==> inputs of build 49 <==
==> flow/design.v <==
`timescale 1ns/1ps
module fir(
	input			clk_100k,
	input			rst_n,
	input 	signed [8:0]	samp_in,
	output 	signed [8:0]	fir_out	
);
wire	signed [15:0]	b[0:20];
reg	signed [8:0]	samp[0:20]; 
wire signed [24:0]	mult[0:20];
wire signed [33:0]	sum;
assign b[0] = 16'h0312;
assign b[1] = 16'h03F8;
assign b[2] = 16'h0694;
assign b[3] = 16'h0AAD;
assign b[4] = 16'h0FE6;
assign b[5] = 16'h15BC;
assign b[6] = 16'h1B9F;
assign b[7] = 16'h20F9;
assign b[8] = 16'h2539;
assign b[9] = 16'h27F6;
assign b[10] = 16'h28E9;
assign b[11] = 16'h27F6;
assign b[12] = 16'h2539;
assign b[13] = 16'h20F9;
assign b[14] = 16'h1B9F;
assign b[15] = 16'h15BC;
assign b[16] = 16'h0FE6;
assign b[17] = 16'h0AAD;
assign b[18] = 16'h0694;
assign b[19] = 16'h03F8;
assign b[20] = 16'h0312;
integer i;
always @(posedge clk_100k or negedge rst_n) begin
	if(!rst_n) begin
		for(i=20;i>=0;i=i-1)begin
			samp[i] <= 0;
		end
	end
	else begin  
		for(i=20;i>0;i=i-1)begin
			samp[i] <= samp[i-1];
		end
		samp[0] <= samp_in;
	end
end
genvar j;
for(j=0;j<=20;j=j+1)begin
	assign mult[j] = $signed(samp[j])*$signed(b[j]);
end
assign sum = mult[0]+mult[1]+mult[2]+mult[3]+mult[4]+mult[5]+mult[6]+mult[7]+mult[8]+mult[9]+mult[10]+mult[11]+mult[12]+mult[13]+mult[14]+mult[15]+mult[16]+mult[17]+mult[18]+mult[19]+mult[20];
assign fir_out = sum[24:16];
endmodule
==> flow/run.sh <==
#!/bin/bash
# the make line also repeats each setting of config.mk as NAME=value (left out here)
make -C /OpenROAD-flow-scripts/flow DESIGN_CONFIG=/design/flow/config.mk WORK_HOME=/design/flow/orfs CLKGATE_MAP_FILE= finish
==> flow/config.mk <==
export PLATFORM = sky130hd
export DESIGN_NAME = fir
export DESIGN_NICKNAME = fir
export VERILOG_FILES = /design/flow/design.v
export SDC_FILE = /design/flow/constraint.sdc
export NUM_CORES = 4
export LEC_CHECK = 0
export ABC_AREA = 1
export CAP_MARGIN = 20
export CELL_PAD_IN_SITES_GLOBAL_PLACEMENT = 1
export CORE_ASPECT_RATIO = 0.84
export CORE_MARGIN = 2
export CORE_UTILIZATION = 72
export CTS_CLUSTER_DIAMETER = 217
export CTS_CLUSTER_SIZE = 74
export GPL_ROUTABILITY_DRIVEN = 1
export MAX_ROUTING_LAYER = met4
export MIN_ROUTING_LAYER = met1
export PLACE_DENSITY_LB_ADDON = 0.21
export SLEW_MARGIN = 0
==> flow/constraint.sdc <==
create_clock -name core_clock -period 9.44 [get_ports {clk_100k}]
set_input_delay 1.8880 -clock core_clock [delete_from_list [all_inputs] [get_ports {clk_100k}]]
set_output_delay 1.8880 -clock core_clock [all_outputs]
set_load 0.01 [all_outputs]
==> trial 1 (differences from build 49) <==
CELL_PAD_IN_SITES_GLOBAL_PLACEMENT = default   (was 1)
CORE_ASPECT_RATIO = default   (was 0.84)
CTS_CLUSTER_DIAMETER = default   (was 217)
CTS_CLUSTER_SIZE = default   (was 74)
GPL_ROUTABILITY_DRIVEN = default   (was 1)
MAX_ROUTING_LAYER = default   (was met4)
MIN_ROUTING_LAYER = default   (was met1)
PLACE_DENSITY_LB_ADDON = default   (was 0.21)
SLEW_MARGIN = 20   (was 0)
==> flow/constraint.sdc (replaced) <==
create_clock -name core_clock -period 24.7 [get_ports {clk_100k}]
set_input_delay 4.9400 -clock core_clock [delete_from_list [all_inputs] [get_ports {clk_100k}]]
set_output_delay 4.9400 -clock core_clock [all_outputs]
set_load 0.01 [all_outputs]
==> results.py <==
# Metrics from the implementation run
metrics = {
    "grt": {
        "pin_count_of_the_biggest_net_entering_global_routing": 113,
    },
    "status": {
        "result_of_the_run": "finished clean",
    },
    "floorplanning": {
        "well_tap_count": 969,
    },
    "finish": {
        "final_net_count": 7719,
        "non_clock_buffer_area_share": 0.00380,
    },
    "route": {
        "detailedRoute.firstPassIterationCount": 7,
        "drt_iter0_markers": 2240,
    },
    "clock_tree": {
        "clkLatencyLatePin_ps": 520,
    },
    "sta": {
        "finalWorstPathRequiredPeriod_ps": 18070,
    },
    "placement": {
        "routabilityCongestion": 0.995,
    },
}
-- figures above: trial 1

==> results.py <==
# Metrics from the implementation run
metrics = {
    "sta": {
        "finalWorstPathRequiredPeriod_ps": 14560,
        "finalSetupViolCount": 9,
        "timing.final.ws_setup_ps": -5120,
    },
    "finish": {
        "final_net_count": 8722,
        "area_delta_synth_final_pct": 21.4,
    },
    "clock_tree": {
        "clkLatencyLatePin_ps": 590,
    },
    "status": {
        "so_faults": "setup timing",
        "result_of_the_run": "finished with violations",
    },
    "grt": {
        "pin_count_of_the_biggest_net_entering_global_routing": 100,
    },
    "route": {
        "detailedRoute.firstPassIterationCount": 10,
    },
}
-- figures above: build 49


---

==> job 9766 <==
// fir: RTL as listed in full above, without the edits since
clock: 9.16 ns
lec_check: 0
abc_area: 1
cap_margin: 5
core_margin: 2
core_utilization: 72
cts_cluster_diameter: 223
max_routing_layer: met4
place_density: 0.35
setup_slack_margin: 2.63
slew_margin: 20
run.sh (not shown) runs the stock make flow with config.mk's settings and CLKGATE_MAP_FILE=.
==> job 6645 (differences from job 9766) <==
==> flow/config.mk (replaced) <==
export PLATFORM = sky130hd
export DESIGN_NAME = fir
export DESIGN_NICKNAME = fir
export VERILOG_FILES = /design/flow/design.v
export SDC_FILE = /design/flow/constraint.sdc
export NUM_CORES = 4
export LEC_CHECK = 0
export CAP_MARGIN = 15
export CORE_MARGIN = 2
export CORE_UTILIZATION = 72
export CTS_CLUSTER_DIAMETER = 376
export CTS_CLUSTER_SIZE = 98
export PLACE_DENSITY = 0.4
export SLEW_MARGIN = 20
==> flow/constraint.sdc (replaced) <==
create_clock -name core_clock -period 18.0 [get_ports {clk_100k}]
set_input_delay 3.6000 -clock core_clock [delete_from_list [all_inputs] [get_ports {clk_100k}]]
set_output_delay 3.6000 -clock core_clock [all_outputs]
set_load 0.01 [all_outputs]
==> job 1838 (differences from job 9766) <==
==> flow/config.mk (replaced) <==
export PLATFORM = sky130hd
export DESIGN_NAME = fir
export DESIGN_NICKNAME = fir
export VERILOG_FILES = /design/flow/design.v
export SDC_FILE = /design/flow/constraint.sdc
export NUM_CORES = 4
export LEC_CHECK = 0
export CAP_MARGIN = 15
export CORE_MARGIN = 2
export CORE_UTILIZATION = 72
export SETUP_SLACK_MARGIN = -0.94
export SLEW_MARGIN = 20
==> flow/constraint.sdc (replaced) <==
create_clock -name core_clock -period 13.4 [get_ports {clk_100k}]
set_input_delay 2.6800 -clock core_clock [delete_from_list [all_inputs] [get_ports {clk_100k}]]
set_output_delay 2.6800 -clock core_clock [all_outputs]
set_load 0.01 [all_outputs]
==> qor summary <==
metric	job 1838	job 9766	job 6645
Clock tree cell share of total cell area	0.00897	0.00945	0.0101
XOR-XNOR Cells, Area Fraction	0.0335	0.0314	0.0335
GRT met3 Usage	0.0759	0.155	0.0564
CP max-delay cell	fa_2	fa_1	fa_1
# setup viols final	9	9	0
Worst hold margin	0.460 ns	0.495 ns	0.470 ns
Post-route insts no fill	6715	7419	6000
TritonRoute pass-1 iters	5	6	5
Startpoint of the worst hold path	samp[0][5]	samp[11][7]	samp[1][5]
Net count after synthesis	7272	7683	7272
Number of antenna repair diodes	1	18	2
Total half-perimeter wirelength after legalization and detailed placement	135000 um	152000 um	122000 um
R2r setup slk	12.25 ns	8.18 ns	16.88 ns
Fraction of the cycle the final worst path needs	1.12	1.53	0.975
Total placed cells including tap cells	6673	7339	5966
Share of final layout cell area taken by non-clock buffers	0.0908	0.117	0.00432
Adder-cell area share of the yosys netlist	0.688	0.676	0.688
Number of vias in the routed layout	38378	44210	33649
Met2 Use GR	0.684	0.799	0.603
Nets	8028	8713	7310
Met1 Usage GRT	0.545	0.571	0.515
Result of the run	complete, but fails checks	complete, but fails checks	timing/DRC/antenna clean
Layout check failures	negative setup slack	negative setup slack	-

---

==> exp/sierra: inputs <==
RTL: the design.v shown in full above, as it stands there.
make LEC_CHECK=0 ABC_AREA=1 CAP_MARGIN=20 CELL_PAD_IN_SITES_DETAIL_PLACEMENT=0 CELL_PAD_IN_SITES_GLOBAL_PLACEMENT=3 CORE_ASPECT_RATIO=0.71 CORE_MARGIN=10 CORE_UTILIZATION=69 CTS_CLUSTER_SIZE=81 PLACE_DENSITY=0.83 SLEW_MARGIN=5 TNS_END_PERCENT=35 finish   # period 23.9 ns
==> exp/ember (differences from exp/sierra) <==
- CAP_MARGIN: 20 -> 5
- CELL_PAD_IN_SITES_DETAIL_PLACEMENT: 0 -> default
- CELL_PAD_IN_SITES_GLOBAL_PLACEMENT: 3 -> default
- CORE_ASPECT_RATIO: 0.71 -> 1.74
- CORE_MARGIN: 10 -> 2
- CORE_UTILIZATION: 69 -> 72
- CTS_CLUSTER_DIAMETER: default -> 223
- CTS_CLUSTER_SIZE: 81 -> 80
- MAX_ROUTING_LAYER: default -> met4
- PLACE_DENSITY: 0.83 -> default
- PLACE_DENSITY_LB_ADDON: default -> 0.15
- SETUP_SLACK_MARGIN: default -> 2.63
- SLEW_MARGIN: 5 -> 20
==> flow/constraint.sdc (replaced) <==
create_clock -name core_clock -period 9.16 [get_ports {clk_100k}]
set_input_delay 1.8320 -clock core_clock [delete_from_list [all_inputs] [get_ports {clk_100k}]]
set_output_delay 1.8320 -clock core_clock [all_outputs]
set_load 0.01 [all_outputs]
==> exp/yarrow (differences from exp/sierra) <==
- CAP_MARGIN: 20 -> 15
- CELL_PAD_IN_SITES_DETAIL_PLACEMENT: 0 -> default
- CELL_PAD_IN_SITES_GLOBAL_PLACEMENT: 3 -> default
- CORE_ASPECT_RATIO: 0.71 -> default
- CORE_MARGIN: 10 -> 2
- CORE_UTILIZATION: 69 -> 72
- CTS_CLUSTER_DIAMETER: default -> 221
- CTS_CLUSTER_SIZE: 81 -> default
- PLACE_DENSITY: 0.83 -> default
- SETUP_SLACK_MARGIN: default -> 1.1
- SLEW_MARGIN: 5 -> 20
- TNS_END_PERCENT: 35 -> default
==> flow/constraint.sdc (replaced) <==
create_clock -name core_clock -period 13.4 [get_ports {clk_100k}]
set_input_delay 2.6800 -clock core_clock [delete_from_list [all_inputs] [get_ports {clk_100k}]]
set_output_delay 2.6800 -clock core_clock [all_outputs]
set_load 0.01 [all_outputs]
==> comparison table <==
| item | exp/ember | exp/sierra | exp/yarrow |
|---|---|---|---|
| Root Buffer | clkbuf_16 | - | clkbuf_16 |
| Clock net sink count | 189 | - | 189 |
| Global placer's final weighted congestion | 1.102 | - | 1.011 |
| Chip Width | 212.7 um | 353.8 um | 279.3 um |
| HPWL after DPL | 167000 um | - | 138700 um |
| Core Density at Floorplan | 72.39% | 69.95% | 73.06% |
| Placeable core region | 0.07538 mm^2 | 0.07801 mm^2 | 0.07470 mm^2 |
| Outcome | did not finish | did not finish | complete, but fails checks |
| Stage where the flow stopped | global routing (5_1_grt) | global placement without I/O (3_1_place_gp_skip_io) | - |
| Violated checks | - | - | setup timing |
| Number of top-level pins | 20 | - | 20 |
| Height of the die | 367.2 um | 257.0 um | 279.3 um |
| # placed instances | 7418 | - | 7042 |
| Post-detailed-placement cell area | 0.06392 mm^2 | - | 0.06150 mm^2 |
| # resized after CTS | 145 | - | 136 |
| Count of port buffers added during placement | 19 | - | 19 |

---

==> branch fjord <==
// fir: RTL as listed in full above, without the edits since
clock: 19.7 ns
lec_check: 0
cap_margin: 20
cell_pad_in_sites_global_placement: 1
core_aspect_ratio: 1.47
core_margin: 2
core_utilization: 68
cts_cluster_diameter: 272
cts_cluster_size: 99
gpl_routability_driven: 0
min_routing_layer: met1
place_density: 0.89
slew_margin: 20
tns_end_percent: 15
==> branch quartz: changes against branch fjord <==
==> flow/config.mk (replaced) <==
export PLATFORM = sky130hd
export DESIGN_NAME = fir
export DESIGN_NICKNAME = fir
export VERILOG_FILES = /design/flow/design.v
export SDC_FILE = /design/flow/constraint.sdc
export NUM_CORES = 4
export LEC_CHECK = 0
export ABC_AREA = 1
export CAP_MARGIN = 20
export CELL_PAD_IN_SITES_GLOBAL_PLACEMENT = 1
export CORE_ASPECT_RATIO = 0.83
export CORE_MARGIN = 2
export CORE_UTILIZATION = 72
export CTS_CLUSTER_DIAMETER = 217
export CTS_CLUSTER_SIZE = 14
export GPL_ROUTABILITY_DRIVEN = 1
export MAX_ROUTING_LAYER = met4
export MIN_ROUTING_LAYER = met1
export PLACE_DENSITY_LB_ADDON = 0.21
export SLEW_MARGIN = 20
==> flow/constraint.sdc (replaced) <==
create_clock -name core_clock -period 12.7 [get_ports {clk_100k}]
set_input_delay 2.5400 -clock core_clock [delete_from_list [all_inputs] [get_ports {clk_100k}]]
set_output_delay 2.5400 -clock core_clock [all_outputs]
set_load 0.01 [all_outputs]
==> branch xenon: changes against branch fjord <==
==> flow/config.mk (replaced) <==
export PLATFORM = sky130hd
export DESIGN_NAME = fir
export DESIGN_NICKNAME = fir
export VERILOG_FILES = /design/flow/design.v
export SDC_FILE = /design/flow/constraint.sdc
export NUM_CORES = 4
export LEC_CHECK = 0
export ABC_AREA = 1
export CAP_MARGIN = 20
export CORE_MARGIN = 2
export CORE_UTILIZATION = 72
export CTS_CLUSTER_SIZE = 72
export MAX_ROUTING_LAYER = met4
export PLACE_DENSITY_LB_ADDON = 0.01
export SETUP_SLACK_MARGIN = 0.74
export SLEW_MARGIN = 20
==> flow/constraint.sdc (replaced) <==
create_clock -name core_clock -period 4.5 [get_ports {clk_100k}]
set_input_delay 0.9000 -clock core_clock [delete_from_list [all_inputs] [get_ports {clk_100k}]]
set_output_delay 0.9000 -clock core_clock [all_outputs]
set_load 0.01 [all_outputs]
==> branch umber: changes against branch fjord <==
==> flow/config.mk (replaced) <==
export PLATFORM = sky130hd
export DESIGN_NAME = fir
export DESIGN_NICKNAME = fir
export VERILOG_FILES = /design/flow/design.v
export SDC_FILE = /design/flow/constraint.sdc
export NUM_CORES = 4
export LEC_CHECK = 0
export CAP_MARGIN = 20
export CORE_MARGIN = 2
export CORE_UTILIZATION = 40
export CTS_CLUSTER_DIAMETER = 235
export GPL_ROUTABILITY_DRIVEN = 0
export MAX_ROUTING_LAYER = met4
export SLEW_MARGIN = 20
==> flow/constraint.sdc (replaced) <==
create_clock -name core_clock -period 16.0 [get_ports {clk_100k}]
set_input_delay 3.2000 -clock core_clock [delete_from_list [all_inputs] [get_ports {clk_100k}]]
set_output_delay 3.2000 -clock core_clock [all_outputs]
set_load 0.01 [all_outputs]
==> comparison table <==
                                                           branch umber         branch quartz   branch fjord          branch xenon
Total met3 wirelength after detailed routing               6910 microns         16300 microns   7070 microns         30400 microns
Result of the run                              timing/DRC/antenna clean       failed layout checks  timing/DRC/antenna clean       failed layout checks
Reasons for failing layout checks                                     -  negative setup slack              -  negative setup slack
Die Y                                                       370 microns           255 microns    344 microns           279 microns
Combinational share of cell area                                  75.3%                 70.1%          77.1%                 68.0%
Placed cell count                                                  6807                  7116           6003                  7360
Total die size                                              0.137 sq mm          0.0780 sq mm   0.0812 sq mm          0.0780 sq mm
WL met1                                                   60300 microns         59600 microns  50400 microns         65800 microns
Count of endpoints failing setup in the final report                  0                     9              0                     9
Adder and majority cell fraction of the synthesized area          68.8%                 67.6%          68.8%                 67.6%
Area of the placeable core                                  0.133 sq mm          0.0747 sq mm   0.0779 sq mm          0.0747 sq mm
Critical Path Source                                         samp[9][0]            samp[4][2]     samp[9][0]            samp[9][3]
